## v3
Design sd_encr_device, start of the top module:
module sd_encr_device (
    input wire clk,                     
    input wire rst,                     
    input wire start,                   
    input wire rw_flag,                 
    output wire done,                   
    output wire sd_clk,
    output wire sd_cs_n,
    output wire sd_mosi,
    input  wire sd_miso,
    input wire key_rw,                  
    input wire key_sel,                 
    input wire [511:0] key_data_in,     
    output wire [511:0] key_data_out    
);
Size in the first run: ~11000 cells after synthesis, ~3800 flip-flops, ~1000 I/O pins, about 0.14 sq mm of cells after synthesis.
Settings: LEC_CHECK=0, ABC_AREA=0, CAP_MARGIN=20, CELL_PAD_IN_SITES_GLOBAL_PLACEMENT=0, CORE_MARGIN=2, CORE_UTILIZATION=72, CTS_CLUSTER_DIAMETER=40, CTS_CLUSTER_SIZE=57, MIN_ROUTING_LAYER=met1, PLACE_DENSITY_LB_ADDON=0.0, SETUP_SLACK_MARGIN=1.12, SLEW_MARGIN=20; clock period 3.91 ns.
run.sh (not shown) runs the stock make flow with config.mk's settings and CLKGATE_MAP_FILE=.
| v3 | all stages done | FAIL | max-capacitance violations, max-slew violations |
Setup changes, v3 to v57
- changing CTS_CLUSTER_SIZE from 57 to 14
- changing PLACE_DENSITY_LB_ADDON from 0.0 to 0.06
- changing CAP_MARGIN from 20 to 30
- changing SETUP_SLACK_MARGIN from 1.12 to 0.97
[summary]
v57 | status: complete | timing, DRC, antenna: pass
Diff v3 -> v57 | total power | decrease of about 2%
Of v57 and v3, it is v57 that has the higher flip-flop and latch share of the layout cell area.
In v57 the post-cts resize count turned out about 28% higher than in v3.
Status: total number of tap cells parity (v57, v3)
In v57, number of clock buffers inserted by TritonCTS is higher than in v3.
Endpoint arrival time on the critical path: v57 < v3
Comparing v3 and v57, the higher switching share of power was measured on v3.
The run showing the greater critical path depth is v3.
Changes in v28 relative to v57:
- a change of SETUP_SLACK_MARGIN from 0.97 to -0.57
- a deleted CTS_CLUSTER_SIZE that had been 14
- a deleted CELL_PAD_IN_SITES_GLOBAL_PLACEMENT that had been 0
- a change of CAP_MARGIN from 30 to 20
- a deleted CTS_CLUSTER_DIAMETER that had been 40
- a deleted PLACE_DENSITY_LB_ADDON that had been 0.06
- a deleted ABC_AREA that had been 0
- a deleted MIN_ROUTING_LAYER that had been met1
- a change of CORE_UTILIZATION from 72 to 58
- a change of the clock period (ns, I/O delays scaled along) from 3.91 to 5.77
Results
v57 fits on a die that is smaller than the die of v28.
As of v28, number of nets in the layout had fallen slightly compared to v57.
Initial antenna violation count, v57 and v28: lower on v57
## Diff of input files: v30 against v28
- CORE_MARGIN changed from 2 to 6
- PLACE_DENSITY_LB_ADDON newly set to 0.21
- SETUP_SLACK_MARGIN removed (was -0.57)
- CORE_UTILIZATION changed from 58 to 45
- TNS_END_PERCENT newly set to 35
- SLEW_MARGIN changed from 20 to 40
- the clock period (ns, I/O delays scaled along) changed from 5.77 to 10.0
[summary]
- Looking at number of fill cells, v30 sits 8357 above v28.
- v30 vs v28, number of cells on the critical path went down by 1.
- The higher number of non-filler instances in the completed layout of v28 and v30 is in v30.
- There was hardly any difference in multi-input gate area in the final layout between v30 and v28.
- Higher total wire length was reported by v30, not v28.
- Routed length per placed instance for v30 is lower than for v28.
- v30 consumes less power than v28 does.
The following lists how v46 was set up differently from v30:
- an added MIN_ROUTING_LAYER of met1
- an added CTS_CLUSTER_SIZE of 15
- a change of TNS_END_PERCENT from 35 to 85
- a change of CORE_UTILIZATION from 45 to 40
- an added CELL_PAD_IN_SITES_DETAIL_PLACEMENT of 2
- an added SETUP_SLACK_MARGIN of -1.0
- a change of CORE_MARGIN from 6 to 2
- a change of PLACE_DENSITY_LB_ADDON from 0.21 to 0.17
- a change of SLEW_MARGIN from 40 to 5
- a change of CAP_MARGIN from 20 to 40
- an added GPL_TIMING_DRIVEN of 0
- an added MAX_ROUTING_LAYER of met4
### Flow results
v46 did not stop at any stage, and its layout met the timing, DRC and antenna checks.
When v46 is set beside v30, its die area turns out to be about 9% larger.
Taking v30 as the reference, in v46 first-pass GRT wire length went up by 45%, critical path depth went up by 4, multi-input gate share of total cell area went down by 0.92 points, sequential cell area was more or less identical, area used by multi-input combinational logic was more or less identical.
Compared with v30, total inserted antenna cells in v46 increased by more than 100%.
Total chip power deteriorates in v46 relative to v30.
v46 reports its critical setup path kind as in -> reg while v30 reports reg -> reg.
The average detailed-routed wire length per instance number comes out lower for v30 vs v46.
For v30, the critical path launch point was u_sd_controller.block_idx[1], unlike v46, where it was key_sel.
--- input diff v46..v18 ---
- GPL_TIMING_DRIVEN removed (was 0)
- CELL_PAD_IN_SITES_DETAIL_PLACEMENT removed (was 2)
- MAX_ROUTING_LAYER removed (was met4)
- CORE_UTILIZATION changed from 40 to 57
- SETUP_SLACK_MARGIN removed (was -1.0)
- PLACE_DENSITY_LB_ADDON removed (was 0.17)
- TNS_END_PERCENT removed (was 85)
- SLEW_MARGIN changed from 5 to 20
- CTS_CLUSTER_SIZE removed (was 15)
- CAP_MARGIN changed from 40 to 20
- MIN_ROUTING_LAYER removed (was met1)
- the clock period (ns, I/O delays scaled along) changed from 10.0 to 4.41
### Flow results
v18 ended up with a lower standard-cell row count than v46 did. In the metrics for v18 and v46, the one carrying the higher final cycle utilization of the critical path is v18. Number of clock buffer instances in the layout, v18 vs v46: down by a few percent. Compared with v46, in v18 required time at the worst-slack endpoint now sits lower; clock skew dropped 9.8 ps. Combinational-cell power consumption ends up lower on v46. v46 → v18: worst setup slack fell by 3830 ps; synthesized cell count did not really move; first-pass iteration count of the detailed router moved up. Compare v18 and v46 | minimum hold slack lower: v18. Total power: v18 above v46.
No activity file was given, so power comes from the tool's default toggle rates.
